Setup of v59:
## enc_bundler_top
module enc_bundler_top(
	input  wire 						clk,
	input  wire 						nrst,
	input  wire 						bundling_features,
	input  wire [617-1:0]	bits_to_bundle,
	output logic 						encoded_bit
	);
Size in the first run: about 1700 cells after synthesis, ~1 flip-flops, ~620 I/O pins.
Settings: LEC_CHECK=0, CAP_MARGIN=20, CELL_PAD_IN_SITES_DETAIL_PLACEMENT=1, CELL_PAD_IN_SITES_GLOBAL_PLACEMENT=2, CORE_ASPECT_RATIO=1.7, CORE_MARGIN=2, CORE_UTILIZATION=55, CTS_CLUSTER_DIAMETER=180, CTS_CLUSTER_SIZE=92, GPL_ROUTABILITY_DRIVEN=0, GPL_TIMING_DRIVEN=0, MAX_ROUTING_LAYER=met4, PLACE_DENSITY=0.6, SETUP_SLACK_MARGIN=3.91, SLEW_MARGIN=20; clock period 16.3 ns.
run.sh (not shown) runs the stock make flow with config.mk's settings and CLKGATE_MAP_FILE=.
The flow ended early for v59: it failed with a tool error in global placement (3_3_place_gp).
What v32 does differently from v59 at the input level:
Settings: SETUP_SLACK_MARGIN: 3.91 -> unset; MAX_ROUTING_LAYER: met4 -> unset; GPL_TIMING_DRIVEN: 0 -> unset; CELL_PAD_IN_SITES_GLOBAL_PLACEMENT: 2 -> unset; CTS_CLUSTER_DIAMETER: 180 -> unset; CELL_PAD_IN_SITES_DETAIL_PLACEMENT: 1 -> unset; CORE_UTILIZATION: 55 -> 42; GPL_ROUTABILITY_DRIVEN: 0 -> unset; CORE_ASPECT_RATIO: 1.7 -> unset; CTS_CLUSTER_SIZE: 92 -> unset; the clock period (ns, I/O delays scaled along): 16.3 -> 11.8.
Results
- v32 completed; timing, DRC and antenna clean
- v59 failed in global placement (3_3_place_gp) with GPL-0301.
- Tally of unique sky130hd cells used after synthesis came out exactly the same in v32 and v59.
- Between v59 and v32, the count of mapped cells out of synthesis figures differ only marginally.
- Number of placed I/O pins: v59 vs v32 — no meaningful difference
- In the metrics for v32 and v59, the one carrying the higher cell row count is v59.
- Summary of v32 over v59: die outline width saw an increase, y dimension of the die decreased about 12%, area of the die shows an increase of 30%.
- Going from v59 to v32, core box area grows by 31%.
- v59 -> v32: post-synthesis net count delta 0, exact match
- As far as synthesized area goes, v59 and v32 are indistinguishable; the numbers are identical.
Edits applied to the flow inputs when going from v32 to v22:
Settings: HOLD_SLACK_MARGIN newly set to 0.3; PLACE_DENSITY removed (was 0.6); CORE_UTILIZATION changed from 42 to 56; TNS_END_PERCENT newly set to 5; SETUP_SLACK_MARGIN newly set to -0.58; the clock period (ns, I/O delays scaled along) changed from 11.8 to 6.53.
Results
- Every stage of v22 finished as expected; the final checks, on the other hand, flagged setup timing, which means the layout fails.
- Per the final summary, v32 finished and its layout is clean on timing, DRC and antenna.
- On layout sequential cell count, v22 tracks v32 almost exactly.
- The higher fraction of area in multi-input gates of v32 and v22 is in v22.
- Detailed route, v22 vs v32: via total higher for v22
--- input diff v22..v17 ---
Settings: HOLD_SLACK_MARGIN removed (was 0.3); CTS_CLUSTER_SIZE newly set to 72; TNS_END_PERCENT removed (was 5); SETUP_SLACK_MARGIN removed (was -0.58); CORE_UTILIZATION changed from 56 to 66; the clock period (ns, I/O delays scaled along) changed from 6.53 to 10.1.
==> comparison <==
- Side by side, die footprint turned out lower in v17 than in v22.
- Diff v22..v17 | area fraction in and, or, nand and nor cells after synthesis | unchanged
- v17 did not finish: a tool error stopped it during I/O pin placement (3_2_place_iop).
- Row count for v17: 7.9% down relative to v22
Relative to v17, the following input files were edited for v5:
Settings: CTS_CLUSTER_SIZE: 72 -> 90; MIN_ROUTING_LAYER: unset -> met2; PLACE_DENSITY_LB_ADDON: unset -> 0.04; CTS_CLUSTER_DIAMETER: unset -> 395; CORE_UTILIZATION: 66 -> 27; the clock period (ns, I/O delays scaled along): 10.1 -> 12.5.
==> comparison <==
Number of placement rows (v5 over v17): increase, 33. Relative to v17, the vertical die dimension of v5 is higher by 55%. [compare] base=v17 new=v5: pre-placement core utilization went down 40 points, area of the die went up, placeable core region moved up, yosys synthesis chip area shows no meaningful change, width of the chip has increased. Between v17 and v5, the cell area after synthesis figures differ only marginally. The final layout from v5, which completed every stage, passed the timing, DRC and antenna checks at the end of the flow.
### v5 -> v21
Settings: CTS_CLUSTER_SIZE: 90 -> unset; PLACE_DENSITY_LB_ADDON: 0.04 -> 0.29; GPL_ROUTABILITY_DRIVEN: unset -> 0; CORE_UTILIZATION: 27 -> 40; TNS_END_PERCENT: unset -> 60; MIN_ROUTING_LAYER: met2 -> unset; CORE_ASPECT_RATIO: unset -> 1.94; CELL_PAD_IN_SITES_GLOBAL_PLACEMENT: unset -> 1; ABC_AREA: unset -> 1; CTS_CLUSTER_DIAMETER: 395 -> 198.
### Flow results
- Compared with v5, v21 shows a lower synthesis-to-layout area growth.
- The core of v21 is more densely filled than that of v5.
- v21 — global-route usage 1.5 points lower, v5 as reference
- Mean post-synth cell area delta for v21 relative to v5: about 1.6% lower

---

== lane 1 ==
enc_bundler_top again, from the RTL that the note above started with.
clock: 5.2 ns
lec_check: 0
abc_area: 1
cap_margin: 20
core_margin: 2
core_utilization: 72
cts_cluster_diameter: 313
cts_cluster_size: 76
place_density_lb_addon: 0.01
setup_slack_margin: 1.29
slew_margin: 20
Lane 1 | ERROR | I/O pin placement (3_2_place_iop)
> inputs changed (lane 1 -> lane 2)
- changing CORE_UTILIZATION from 72 to 58
- removing PLACE_DENSITY_LB_ADDON (formerly 0.01)
- removing ABC_AREA (formerly 1)
- changing SETUP_SLACK_MARGIN from 1.29 to -0.45
- changing CTS_CLUSTER_SIZE from 76 to 79
- removing CTS_CLUSTER_DIAMETER (formerly 313)
- changing the clock period (ns, I/O delays scaled along) from 5.2 to 6.53
Results
- In lane 2, the area of the core region came out 23% above the value in lane 1.
- Compared with lane 1, lane 2 shows a higher number of standard-cell rows in the floorplan.
- Taking lane 1 over lane 2, the die area ratio works out to 0.814.
- On part of the Yosys area used for sequential elements, lane 2 and lane 1 are basically level.
- The layout from lane 2, despite a flow that completed every stage, fails the layout checks, with the failing checks listed as setup timing.
- Lane 1 → lane 2: synthesized cell count down 2.1%; synthesized area now smaller; chip area line of the yosys report dropped 0.51%; multiplexer share of the synthesized area saw little to no change.
--- input diff lane 2..lane 3 ---
- CTS_CLUSTER_SIZE no longer set, was 79
- SETUP_SLACK_MARGIN no longer set, was -0.45
- CORE_UTILIZATION now 40, was 58
- PLACE_DENSITY now 0.6, previously not set
- the clock period (ns, I/O delays scaled along) now 12.5, was 6.53
--- outcome ---
In the flow results for lane 3 and lane 2, the horizontal die size is smaller on lane 2.
On number of buffer and inverter instances along the worst setup path: lane 3 sits above lane 2.
Row maximum fanout along the worst path: lane 3 higher / lane 2 lower
In summary, lane 3 completed successfully, with a layout that passed the timing, DRC and antenna checks.
Relative to lane 2, routed wire length has increased by 0.37% in lane 3.
Row layout-stage area growth over the synthesis result: lane 3 higher / lane 2 lower
Comparing lane 3 and lane 2, the higher total track usage is on lane 2.
Relative to lane 2, lane 3 degrades die area.
Between lane 2 and lane 3, the design area figures differ only marginally.
[inputs] lane 4 vs lane 3
- MIN_ROUTING_LAYER: unset -> met1
- CTS_CLUSTER_SIZE: unset -> 90
- CORE_UTILIZATION: 40 -> 27
- TNS_END_PERCENT: unset -> 10
- PLACE_DENSITY: 0.6 -> 0.81
- CTS_CLUSTER_DIAMETER: unset -> 395
## What came out
- Sort lane 3 and lane 4 by wire length, ascending, and lane 3 comes first.
- Setup slack in lane 4 is smaller than in lane 3.
- Taking lane 4 as 1.0, lane 3 lands at 0.77 on met1 wire length.
